==> flow/design.v (excerpt) <==
(* keep_hierarchy = "yes", use_dsp = "yes" *)
module cordic_final #(
    parameter WIDTH = 32,          
    parameter FRAC = 14,           
    parameter ITER = 16,           
    parameter LOG_ITER = 4,         
    parameter POST_STAGES = 5       
)
(
    input wire                    clk,
    input wire                    rst_n,        
    input wire                    start,        
    input wire signed [WIDTH-1:0] x_in,         
    input wire                    func_select,  
    output reg                    busy,         
    output reg                    done,         
    output reg signed [WIDTH:0] result       
);
clock: 10.1 ns
lec_check: 0
cap_margin: 20
core_margin: 2
core_utilization: 46
slew_margin: 20
run.sh (not shown) runs the stock make flow with config.mk's settings and CLKGATE_MAP_FILE=.
The baseline passed the timing, design-rule and antenna checks.
Edit:
--- a/flow/config.mk
+++ b/flow/config.mk
@@ -7,0 +8 @@
+export ABC_AREA = 1
@@ -10,2 +11,3 @@
-export CORE_UTILIZATION = 46
-export SLEW_MARGIN = 20
+export CORE_UTILIZATION = 72
+export HOLD_SLACK_MARGIN = -0.09
+export SLEW_MARGIN = 5
==> flow/constraint.sdc (replaced) <==
create_clock -name core_clock -period 6.59 [get_ports {clk}]
set_input_delay 1.3180 -clock core_clock [delete_from_list [all_inputs] [get_ports {clk}]]
set_output_delay 1.3180 -clock core_clock [all_outputs]
set_load 0.01 [all_outputs]
=> With this change the flow died in global routing; area after synthesis rises by 11%; die area falls by about 30%; synthesized cell count rises by about 30%.

========
cordic_final again, from the RTL that the note above started with.
make LEC_CHECK=0 ABC_AREA=1 CAP_MARGIN=20 CORE_MARGIN=2 CORE_UTILIZATION=72 SLEW_MARGIN=20 finish   # period 7.99 ns
Next try:
ABC_AREA = not set   (was 1)
CORE_UTILIZATION = 40   (was 72)
clock period = 10.1 ns   (was 7.99 ns; I/O delays follow)
What happened: Clock-buffer cell count is unchanged. Cell count came out lower by roughly a tenth. Cell area shrinks by a little under a tenth. Sequential cell count does not change. Routed wire length goes down by a quarter to a third. Register-to-register slack gets better by 0.79 ns. Worst setup slack improves by 0.79 ns. Hold slack loses 0.048 ns. Global-route usage drops by 25 points.
Next try:
ABC_AREA = 1   (was not set)
CORE_UTILIZATION = 72   (was 40)
CTS_CLUSTER_DIAMETER = 34   (was not set)
MAX_ROUTING_LAYER = met4   (was not set)
clock period = 6.81 ns   (was 10.1 ns; I/O delays follow)
- With this change the flow ended with an error in global routing (5_1_grt)
- die size goes down by 38%
- synthesized cell count climbs by about 30%
- synthesized area went up by about 11%
Next try:
CAP_MARGIN = 5   (was 20)
MAX_ROUTING_LAYER = not set   (was met4)
SETUP_SLACK_MARGIN = 2.23   (was not set)
clock period = 8.25 ns   (was 6.81 ns; I/O delays follow)
The changed run stopped in global routing (5_1_grt).
Die area is unchanged.
Synthesized area is unchanged.
Synthesized cell count stays the same.
Next try:
ABC_AREA = not set   (was 1)
CAP_MARGIN = 20   (was 5)
CORE_UTILIZATION = 40   (was 72)
CTS_CLUSTER_DIAMETER = not set   (was 34)
SETUP_SLACK_MARGIN = not set   (was 2.23)
clock period = 12.0 ns   (was 8.25 ns; I/O delays follow)
=> This time the run passed the timing, design-rule and antenna checks. Synthesized cell count came out lower by 24%. Die area came out higher by about 60%. Area after synthesis came out lower by about 10%.

========
== juniper ==
cordic_final again, from the RTL that the note above started with.
Settings: LEC_CHECK=0, ABC_AREA=1, CAP_MARGIN=35, CORE_MARGIN=2, CORE_UTILIZATION=72, CTS_CLUSTER_DIAMETER=42, CTS_CLUSTER_SIZE=62, MAX_ROUTING_LAYER=met4, SLEW_MARGIN=20; clock period 6.89 ns.
For juniper, the flow was terminated by a tool error in global routing (5_1_grt) and produced no final design.
## Diff of input files: quartz against juniper
- CTS_CLUSTER_SIZE no longer set, was 62
- CAP_MARGIN now 20, was 35
- CTS_CLUSTER_DIAMETER now 34, was 42
- MAX_ROUTING_LAYER no longer set, was met4
- ABC_AREA no longer set, was 1
- the clock period (ns, I/O delays scaled along) now 8.25, was 6.89
Notes after the runs:
quartz reached the final stage; the timing, design-rule and antenna checks on its layout passed.
Setup slack at placement improves in quartz relative to juniper.
Synthesis-stage register bit count: quartz vs juniper identical
Relative to juniper, synthesized area has decreased by about 10% in quartz.
Row count went down by a few percent going from juniper to quartz.
--- input diff quartz..lagoon ---
- CTS_CLUSTER_DIAMETER no longer set, was 34
- CORE_UTILIZATION now 40, was 72
- the clock period (ns, I/O delays scaled along) now 10.8, was 8.25
## What came out
Count of clock buffers in the final design shrinks by more than a quarter when moving from quartz to lagoon.
Register-to-register slack (lagoon over quartz): increase, 1.32 ns
Comparing per-cell via count in the routed design for lagoon and quartz, the bigger number came from quartz.
quartz -> lagoon: number of cells after detailed placement increased by a little under 10%
Between lagoon and quartz, worst setup slack is lower for quartz, lagoon comes in above that.
Lower share of the core filled with cells was reported by lagoon, not quartz.
--- input diff lagoon..zinc ---
- setting SETUP_SLACK_MARGIN to 2.56 for the first time
- setting CTS_CLUSTER_DIAMETER to 42 for the first time
- changing CORE_UTILIZATION from 40 to 72
- changing the clock period (ns, I/O delays scaled along) from 10.8 to 9.44
[summary]
- For zinc, the start point of the critical path was z_pipe[0][6], unlike lagoon, where it was z_pipe[0][15].
- Per the comparison of zinc with lagoon, critical path depth has increased; core utilization of the finished layout has increased; fill cell total of the finished layout has decreased.

========
The RTL this note starts from:
==> flow/design.v <==
(* keep_hierarchy = "yes", use_dsp = "yes" *)
module cordic_final #(
    parameter WIDTH = 32,          
    parameter FRAC = 14,           
    parameter ITER = 16,           
    parameter LOG_ITER = 4,         
    parameter POST_STAGES = 5       
)
(
    input wire                    clk,
    input wire                    rst_n,        
    input wire                    start,        
    input wire signed [WIDTH-1:0] x_in,         
    input wire                    func_select,  
    output reg                    busy,         
    output reg                    done,         
    output reg signed [WIDTH:0] result       
);
    localparam signed [WIDTH-1:0] ONE_Q = (1 << FRAC);         
    localparam signed [WIDTH-1:0] ONE_Q_1 = ONE_Q >> 1;         
    localparam signed [WIDTH-1:0] K_INV_SCALED = 16'sd19784;    
    wire [5:0] shift_lut [0:ITER-1];
    wire signed [WIDTH-1:0] atanh_lut [0:ITER-1];
    reg signed [WIDTH-1:0] x_pipe [0:ITER];
    reg signed [WIDTH-1:0] y_pipe [0:ITER];
    reg signed [WIDTH-1:0] z_pipe [0:ITER];
    reg valid_pipe [0:ITER];
    reg signed [WIDTH-1:0] x_input_pipe [0:POST_STAGES-1];
    reg signed [WIDTH-1:0] y_result_pipe [0:POST_STAGES-1];
    reg func_select_pipe [0:POST_STAGES-1];
    reg valid_post_pipe [0:POST_STAGES-1];
    reg signed [2*WIDTH-1:0] x_squared_pipe [0:POST_STAGES-1];
    reg signed [2*WIDTH-1:0] coeff_term_pipe [0:POST_STAGES-1];
    reg signed [WIDTH-1:0] one_minus_approx_pipe [0:POST_STAGES-1];
    reg signed [2*WIDTH-1:0] final_product_pipe [0:POST_STAGES-1];
    reg signed [WIDTH-1:0] extracted_result_pipe [0:POST_STAGES-1];
    reg [1:0] state, next_state;
    reg [LOG_ITER:0] stage_counter;
    localparam [1:0] IDLE = 2'b00;
    localparam [1:0] PROCESS = 2'b01;
    localparam [1:0] OUTPUT = 2'b10;
    reg signed [WIDTH-1:0] x_input_stored;  
    reg                    func_select_stored;
    integer i;
    assign shift_lut[0]  = 6'd1;   assign shift_lut[1]  = 6'd2;   assign shift_lut[2]  = 6'd3;   assign shift_lut[3]  = 6'd4;
    assign shift_lut[4]  = 6'd4;   assign shift_lut[5]  = 6'd5;   assign shift_lut[6]  = 6'd6;   assign shift_lut[7]  = 6'd7;
    assign shift_lut[8]  = 6'd8;   assign shift_lut[9]  = 6'd9;   assign shift_lut[10] = 6'd10;  assign shift_lut[11] = 6'd11;
    assign shift_lut[12] = 6'd12;  assign shift_lut[13] = 6'd13;  assign shift_lut[14] = 6'd13;  assign shift_lut[15] = 6'd14;
    assign atanh_lut[0]  = 16'sd9000;   assign atanh_lut[1]  = 16'sd4185;   assign atanh_lut[2]  = 16'sd2059;   assign atanh_lut[3]  = 16'sd1025;
    assign atanh_lut[4]  = 16'sd1025;   assign atanh_lut[5]  = 16'sd512;    assign atanh_lut[6]  = 16'sd256;    assign atanh_lut[7]  = 16'sd128;
    assign atanh_lut[8]  = 16'sd64;     assign atanh_lut[9]  = 16'sd32;     assign atanh_lut[10] = 16'sd16;     assign atanh_lut[11] = 16'sd8;
    assign atanh_lut[12] = 16'sd4;      assign atanh_lut[13] = 16'sd2;      assign atanh_lut[14] = 16'sd2;      assign atanh_lut[15] = 16'sd1;
    genvar stage;
    generate 
        for (stage = 0; stage < ITER; stage = stage + 1) 
        begin : cordic_pipeline
            wire z_positive;
            wire [5:0] current_shift;
            wire signed [WIDTH-1:0] x_shifted;
            wire signed [WIDTH-1:0] y_shifted;
            wire signed [WIDTH-1:0] atanh_val;
            assign z_positive = ~z_pipe[stage][WIDTH-1];
            assign current_shift = shift_lut[stage];
            assign x_shifted = x_pipe[stage] >>> current_shift;
            assign y_shifted = y_pipe[stage] >>> current_shift;
            assign atanh_val = atanh_lut[stage];
            always @(posedge clk or negedge rst_n) begin
                if (!rst_n) begin
                    x_pipe[stage+1] <= {WIDTH{1'b0}};
                    y_pipe[stage+1] <= {WIDTH{1'b0}};
                    z_pipe[stage+1] <= {WIDTH{1'b0}};
                    valid_pipe[stage+1] <= 1'b0;
                end else begin
                    (* use_dsp = "yes" *) x_pipe[stage+1] <= z_positive ? (x_pipe[stage] + y_shifted) : (x_pipe[stage] - y_shifted);
                    (* use_dsp = "yes" *) y_pipe[stage+1] <= z_positive ? (y_pipe[stage] + x_shifted) : (y_pipe[stage] - x_shifted);
                    (* use_dsp = "yes" *) z_pipe[stage+1] <= z_positive ? (z_pipe[stage] - atanh_val) : (z_pipe[stage] + atanh_val);
                    valid_pipe[stage+1] <= valid_pipe[stage];
                end
            end
        end
    endgenerate
    always @(posedge clk or negedge rst_n) begin
        if (!rst_n) begin
            x_input_pipe[0] <= {WIDTH{1'b0}};
            y_result_pipe[0] <= {WIDTH{1'b0}};
            func_select_pipe[0] <= 1'b0;
            valid_post_pipe[0] <= 1'b0;
            x_squared_pipe[0] <= {(2*WIDTH){1'b0}};
        end else begin
            x_input_pipe[0] <= x_input_stored;
            y_result_pipe[0] <= y_pipe[ITER];
            func_select_pipe[0] <= func_select_stored;
            valid_post_pipe[0] <= valid_pipe[ITER];
            (* use_dsp = "yes" *) x_squared_pipe[0] <= $signed(x_input_stored) * $signed(x_input_stored);
        end
    end
    always @(posedge clk or negedge rst_n) begin
        if (!rst_n) begin
            x_input_pipe[1] <= {WIDTH{1'b0}};
            y_result_pipe[1] <= {WIDTH{1'b0}};
            func_select_pipe[1] <= 1'b0;
            valid_post_pipe[1] <= 1'b0;
            coeff_term_pipe[1] <= {(2*WIDTH){1'b0}};
        end else begin
            x_input_pipe[1] <= x_input_pipe[0];
            y_result_pipe[1] <= y_result_pipe[0];
            func_select_pipe[1] <= func_select_pipe[0];
            valid_post_pipe[1] <= valid_post_pipe[0];
            (* use_dsp = "yes" *) coeff_term_pipe[1] <= (x_squared_pipe[0] * 23900) >>> 30;
        end
    end
    always @(posedge clk or negedge rst_n) begin
        if (!rst_n) begin
            x_input_pipe[2] <= {WIDTH{1'b0}};
            y_result_pipe[2] <= {WIDTH{1'b0}};
            func_select_pipe[2] <= 1'b0;
            valid_post_pipe[2] <= 1'b0;
            one_minus_approx_pipe[2] <= {WIDTH{1'b0}};
        end else begin
            x_input_pipe[2] <= x_input_pipe[1];
            y_result_pipe[2] <= y_result_pipe[1];
            func_select_pipe[2] <= func_select_pipe[1];
            valid_post_pipe[2] <= valid_post_pipe[1];
            (* use_dsp = "yes" *) one_minus_approx_pipe[2] <= ONE_Q - coeff_term_pipe[1][WIDTH-1:0];
        end
    end
    always @(posedge clk or negedge rst_n) begin
        if (!rst_n) begin
            x_input_pipe[3] <= {WIDTH{1'b0}};
            y_result_pipe[3] <= {WIDTH{1'b0}};
            func_select_pipe[3] <= 1'b0;
            valid_post_pipe[3] <= 1'b0;
            final_product_pipe[3] <= {(2*WIDTH){1'b0}};
        end else begin
            x_input_pipe[3] <= x_input_pipe[2];
            y_result_pipe[3] <= y_result_pipe[2];
            func_select_pipe[3] <= func_select_pipe[2];
            valid_post_pipe[3] <= valid_post_pipe[2];
            (* use_dsp = "yes" *) final_product_pipe[3] <= $signed(y_result_pipe[2]) * $signed(one_minus_approx_pipe[2]);
        end
    end
    always @(posedge clk or negedge rst_n) begin
        if (!rst_n) begin
            x_input_pipe[4] <= {WIDTH{1'b0}};
            y_result_pipe[4] <= {WIDTH{1'b0}};
            func_select_pipe[4] <= 1'b0;
            valid_post_pipe[4] <= 1'b0;
            extracted_result_pipe[4] <= {WIDTH{1'b0}};
        end else begin
            x_input_pipe[4] <= x_input_pipe[3];
            y_result_pipe[4] <= y_result_pipe[3];
            func_select_pipe[4] <= func_select_pipe[3];
            valid_post_pipe[4] <= valid_post_pipe[3];
            (* use_dsp = "yes" *) extracted_result_pipe[4] <= final_product_pipe[3] >>> FRAC;
        end
    end
    always @(*) begin
        case (state)
            IDLE: next_state = start ? PROCESS : IDLE;
            PROCESS: next_state = (stage_counter >= ITER + POST_STAGES + 3) ? OUTPUT : PROCESS; 
            OUTPUT: next_state = IDLE;
            default: next_state = IDLE;
        endcase
    end  
    always @(posedge clk or negedge rst_n) begin
        if (!rst_n) begin
            state <= IDLE;
            busy <= 1'b0;
            done <= 1'b0;
            result <= {WIDTH{1'b0}};
            stage_counter <= {(LOG_ITER+1){1'b0}};
            x_pipe[0] <= {WIDTH{1'b0}};
            y_pipe[0] <= {WIDTH{1'b0}};
            z_pipe[0] <= {WIDTH{1'b0}};
            valid_pipe[0] <= 1'b0;
            x_input_stored <= {WIDTH{1'b0}};
            func_select_stored <= 1'b0;
        end else begin
            state <= next_state;
            done <= 1'b0;  
            case (state)
                IDLE: begin
                    busy <= 1'b0;
                    stage_counter <= {(LOG_ITER+1){1'b0}};
                    if (start) begin
                        x_pipe[0] <= K_INV_SCALED;  
                        y_pipe[0] <= {WIDTH{1'b0}}; 
                        func_select_stored <= func_select;
                        if (func_select) begin  
                            z_pipe[0] <= x_in; 
                            x_input_stored <= x_in;
                        end else begin  
                            z_pipe[0] <= $signed(x_in) >>> 1; 
                            x_input_stored <= $signed(x_in) >>> 1;
                        end
                        valid_pipe[0] <= 1'b1;
                        busy <= 1'b1;
                        stage_counter <= {(LOG_ITER+1){1'b0}};
                    end
                end
                PROCESS: begin
                    stage_counter <= stage_counter + 1'b1;
                end
                OUTPUT: begin
                    busy <= 1'b0;
                    if (valid_post_pipe[POST_STAGES-1]) begin
                        if (func_select_pipe[POST_STAGES-1]) begin
                            result <= extracted_result_pipe[POST_STAGES-1];
                        end else begin
                            result <= (extracted_result_pipe[POST_STAGES-1] + ONE_Q) >>> 1;
                        end
                        done <= 1'b1;
                    end
                end
                default: begin
                    state <= IDLE;
                end
            endcase
        end
    end
endmodule                      
Settings: LEC_CHECK=0, ABC_AREA=1, CAP_MARGIN=0, CORE_MARGIN=2, CORE_UTILIZATION=72, CTS_CLUSTER_DIAMETER=375, CTS_CLUSTER_SIZE=10, PLACE_DENSITY=0.4, SETUP_SLACK_MARGIN=1.08, SLEW_MARGIN=20, TNS_END_PERCENT=10; clock period 6.2 ns.
The first run finished but fails on negative setup slack.
Edit:
==> flow/config.mk (replaced) <==
export PLATFORM = sky130hd
export DESIGN_NAME = cordic_final
export DESIGN_NICKNAME = cordic_final
export VERILOG_FILES = /design/flow/design.v
export SDC_FILE = /design/flow/constraint.sdc
export NUM_CORES = 4
export LEC_CHECK = 0
export ABC_AREA = 1
export CAP_MARGIN = 35
export CORE_MARGIN = 2
export CORE_UTILIZATION = 72
export PLACE_DENSITY_LB_ADDON = 0.02
export SETUP_SLACK_MARGIN = 1.78
export SLEW_MARGIN = 20
==> flow/constraint.sdc (replaced) <==
create_clock -name core_clock -period 6.95 [get_ports {clk}]
set_input_delay 1.3900 -clock core_clock [delete_from_list [all_inputs] [get_ports {clk}]]
set_output_delay 1.3900 -clock core_clock [all_outputs]
set_load 0.01 [all_outputs]
What happened: This time the run failed in 5_1_grt with GRT-0232. Area after synthesis is unchanged. Die size is unchanged. Synthesized cell count is unchanged.
Edit:
--- a/flow/config.mk
+++ b/flow/config.mk
@@ -7,3 +7,2 @@
 export LEC_CHECK = 0
-export ABC_AREA = 1
 export CAP_MARGIN = 35
@@ -11,4 +10,3 @@
 export CORE_UTILIZATION = 72
-export PLACE_DENSITY_LB_ADDON = 0.02
-export SETUP_SLACK_MARGIN = 1.78
+export SETUP_SLACK_MARGIN = 0.2
 export SLEW_MARGIN = 20
The changed run finished but fails on negative setup slack.
Die area decreases by roughly a tenth.
Area after synthesis falls by roughly a tenth.
Synthesized cell count drops by a quarter to a third.
Edit:
--- a/flow/config.mk
+++ b/flow/config.mk
@@ -7,6 +7,7 @@
 export LEC_CHECK = 0
-export CAP_MARGIN = 35
+export CAP_MARGIN = 20
 export CORE_MARGIN = 2
 export CORE_UTILIZATION = 72
-export SETUP_SLACK_MARGIN = 0.2
+export PLACE_DENSITY = 0.4
+export SETUP_SLACK_MARGIN = 1.08
 export SLEW_MARGIN = 20
==> flow/constraint.sdc (replaced) <==
create_clock -name core_clock -period 8.37 [get_ports {clk}]
set_input_delay 1.6740 -clock core_clock [delete_from_list [all_inputs] [get_ports {clk}]]
set_output_delay 1.6740 -clock core_clock [all_outputs]
set_load 0.01 [all_outputs]
This time the run completed with no timing, DRC or antenna violations.
Fmax hardly moves.
Via count came out lower by 2.3%.
Hold slack stays flat.
Core utilization decreases by 2.3 points.
Worst setup slack improves by 1.4 ns.
Synthesized area is unchanged.
Cell count went down by 2.9%.
Critical path depth went down by 2.
Non-clock buffer count is lower by 673.
